==> 12-01 <==
// sig_16_hw
module sig_16_hw #(parameter K=16,DWIDTH=32,EXPONENT_WIDTH=8, BIAS=8'd127)(input [DWIDTH-1:0] x_in,input clk,start,rst,output reg valid, output [DWIDTH-1:0] y_out);
make LEC_CHECK=0 ABC_AREA=1 CAP_MARGIN=20 CELL_PAD_IN_SITES_DETAIL_PLACEMENT=1 CORE_ASPECT_RATIO=0.81 CORE_MARGIN=7 CORE_UTILIZATION=35 CTS_CLUSTER_DIAMETER=51 CTS_CLUSTER_SIZE=77 GPL_ROUTABILITY_DRIVEN=0 GPL_TIMING_DRIVEN=0 MAX_ROUTING_LAYER=met4 PLACE_DENSITY_LB_ADDON=0.09 SETUP_SLACK_MARGIN=-0.55 SLEW_MARGIN=0 TNS_END_PERCENT=25 finish   # period 7.8 ns
run.sh (not shown) runs the stock make flow with config.mk's settings and CLKGATE_MAP_FILE=.
==> inputs of 11-26, as changes to 12-01 <==
ABC_AREA = default   (was 1)
CELL_PAD_IN_SITES_DETAIL_PLACEMENT = default   (was 1)
CORE_ASPECT_RATIO = default   (was 0.81)
CORE_MARGIN = 2   (was 7)
CORE_UTILIZATION = 40   (was 35)
CTS_CLUSTER_DIAMETER = default   (was 51)
CTS_CLUSTER_SIZE = default   (was 77)
GPL_ROUTABILITY_DRIVEN = default   (was 0)
GPL_TIMING_DRIVEN = default   (was 0)
MAX_ROUTING_LAYER = default   (was met4)
PLACE_DENSITY = 0.6   (was default)
PLACE_DENSITY_LB_ADDON = default   (was 0.09)
SETUP_SLACK_MARGIN = default   (was -0.55)
SLEW_MARGIN = 20   (was 0)
TNS_END_PERCENT = default   (was 25)
==> flow/constraint.sdc (replaced) <==
create_clock -name core_clock -period 10.0 [get_ports {clk}]
set_input_delay 2.0000 -clock core_clock [delete_from_list [all_inputs] [get_ports {clk}]]
set_output_delay 2.0000 -clock core_clock [all_outputs]
set_load 0.01 [all_outputs]
==> flow_metrics.env <==
# source this file to load flow results
export IMPL_area_delta_synth_final_pct=12.4
export IMPL_synthCells=1860
export IMPL_crit_end="subtractor_neg_2nd.final_mantissa[6]"
export IMPL_ys_sh_mux_pct=5.29
export IMPL_aoi_share_pct=26.5
export IMPL_layout_nonclk_buf_share_pct=4.78
export IMPL_status="no timing/DRC/antenna violations"
export IMPL_nMultiInputCombCells=1476
the above is filed under 11-26

==> flow_metrics.env <==
# source this file to load flow results
export IMPL_aoi_share_pct=12.3
export IMPL_nMultiInputCombCells=1764
export IMPL_crit_buf_inv=4
export IMPL_crit_end="subtractor_neg_2nd.final_mantissa[21]"
export IMPL_synthCells=2297
export IMPL_fin_ws_ns=0.736
export IMPL_ys_sh_mux_pct=0
export IMPL_cp_max_fo=10
export IMPL_status="no timing/DRC/antenna violations"
export IMPL_comb_share_pct=50.3
export IMPL_layout_nonclk_buf_share_pct=6.43
the above is filed under 12-01


========
==> inputs of run C <==
Starting RTL as in the previous note.
make LEC_CHECK=0 ABC_AREA=1 CAP_MARGIN=20 CORE_MARGIN=2 CORE_UTILIZATION=70 CTS_CLUSTER_SIZE=36 HOLD_SLACK_MARGIN=-0.09 MAX_ROUTING_LAYER=met4 PLACE_DENSITY=0.65 SETUP_SLACK_MARGIN=-0.27 SLEW_MARGIN=20 finish   # period 4.86 ns
==> inputs of run G, as changes to run C <==
ABC_AREA = not set   (was 1)
CORE_UTILIZATION = 72   (was 70)
CTS_CLUSTER_SIZE = not set   (was 36)
HOLD_SLACK_MARGIN = not set   (was -0.09)
MAX_ROUTING_LAYER = not set   (was met4)
SETUP_SLACK_MARGIN = not set   (was -0.27)
==> flow/constraint.sdc (replaced) <==
create_clock -name core_clock -period 5.72 [get_ports {clk}]
set_input_delay 1.1440 -clock core_clock [delete_from_list [all_inputs] [get_ports {clk}]]
set_output_delay 1.1440 -clock core_clock [all_outputs]
set_load 0.01 [all_outputs]
==> inputs of run Z, as changes to run C <==
ABC_AREA = 0   (was 1)
CAP_MARGIN = 25   (was 20)
CELL_PAD_IN_SITES_DETAIL_PLACEMENT = 1   (was not set)
CORE_ASPECT_RATIO = 0.74   (was not set)
CORE_UTILIZATION = 67   (was 70)
CTS_CLUSTER_DIAMETER = 51   (was not set)
CTS_CLUSTER_SIZE = not set   (was 36)
HOLD_SLACK_MARGIN = not set   (was -0.09)
MIN_ROUTING_LAYER = met1   (was not set)
PLACE_DENSITY = not set   (was 0.65)
PLACE_DENSITY_LB_ADDON = 0.15   (was not set)
SETUP_SLACK_MARGIN = 1.83   (was -0.27)
SLEW_MARGIN = 40   (was 20)
TNS_END_PERCENT = 35   (was not set)
==> flow/constraint.sdc (replaced) <==
create_clock -name core_clock -period 6.72 [get_ports {clk}]
set_input_delay 1.3440 -clock core_clock [delete_from_list [all_inputs] [get_ports {clk}]]
set_output_delay 1.3440 -clock core_clock [all_outputs]
set_load 0.01 [all_outputs]
==> inputs of run X, as changes to run C <==
ABC_AREA = not set   (was 1)
CORE_ASPECT_RATIO = 0.9   (was not set)
CORE_UTILIZATION = 72   (was 70)
CTS_CLUSTER_DIAMETER = 27   (was not set)
CTS_CLUSTER_SIZE = 14   (was 36)
HOLD_SLACK_MARGIN = not set   (was -0.09)
PLACE_DENSITY = not set   (was 0.65)
PLACE_DENSITY_LB_ADDON = 0.2   (was not set)
SETUP_SLACK_MARGIN = 1.87   (was -0.27)
==> flow/constraint.sdc (replaced) <==
create_clock -name core_clock -period 7.38 [get_ports {clk}]
set_input_delay 1.4760 -clock core_clock [delete_from_list [all_inputs] [get_ports {clk}]]
set_output_delay 1.4760 -clock core_clock [all_outputs]
set_load 0.01 [all_outputs]
==> results <==
item	run Z	run G	run X	run C
Post-Synthesis Cell Area	0.0154 mm²	0.0154 mm²	0.0154 mm²	0.0155 mm²
Number of instances in the synthesized netlist	1860	1860	1860	2297
Post-cts sizing count	-	10	91	117
Floorplan row count	47	53	50	54
Library cell with the highest instance count after synthesis	sky130_fd_sc_hd__nor2_1	sky130_fd_sc_hd__nor2_1	sky130_fd_sc_hd__nor2_1	sky130_fd_sc_hd__nand2_1
Die Width	180 µm	150 µm	158 µm	153 µm
Number of buffers added for setup after CTS	-	3	35	47
Post-synthesis share of cell area spent on xor and xnor gates	4.48%	4.48%	4.48%	2.98%
Overall die area	0.0243 mm²	0.0226 mm²	0.0226 mm²	0.0234 mm²
Placeable Area	0.0225 mm²	0.0210 mm²	0.0209 mm²	0.0218 mm²
Area after DPL	-	0.0167 mm²	0.0162 mm²	0.0175 mm²
CTS max path bufs	-	3	3	3
Outcome	did not finish	complete, but fails checks	did not finish	did not finish
Last stage reached	3_5_place_dp	-	5_1_grt	5_1_grt
Reasons for failing layout checks	-	setup timing	-	-
Fraction of synthesized cell area taken by the top area cell type	17.3%	17.3%	17.3%	17.2%
Global placement routability congestion	1.14	1.06	1.08	1.02
Total CTS buffers	-	23	44	23
Avg Cell Area, Syn	8.30 µm²	8.30 µm²	8.30 µm²	6.75 µm²
Post-placement cell count	-	2177	2127	2738
Distinct cell type count of the synthesized netlist	99	99	99	61
Hold-fix buffer count after cts	-	0	0	0
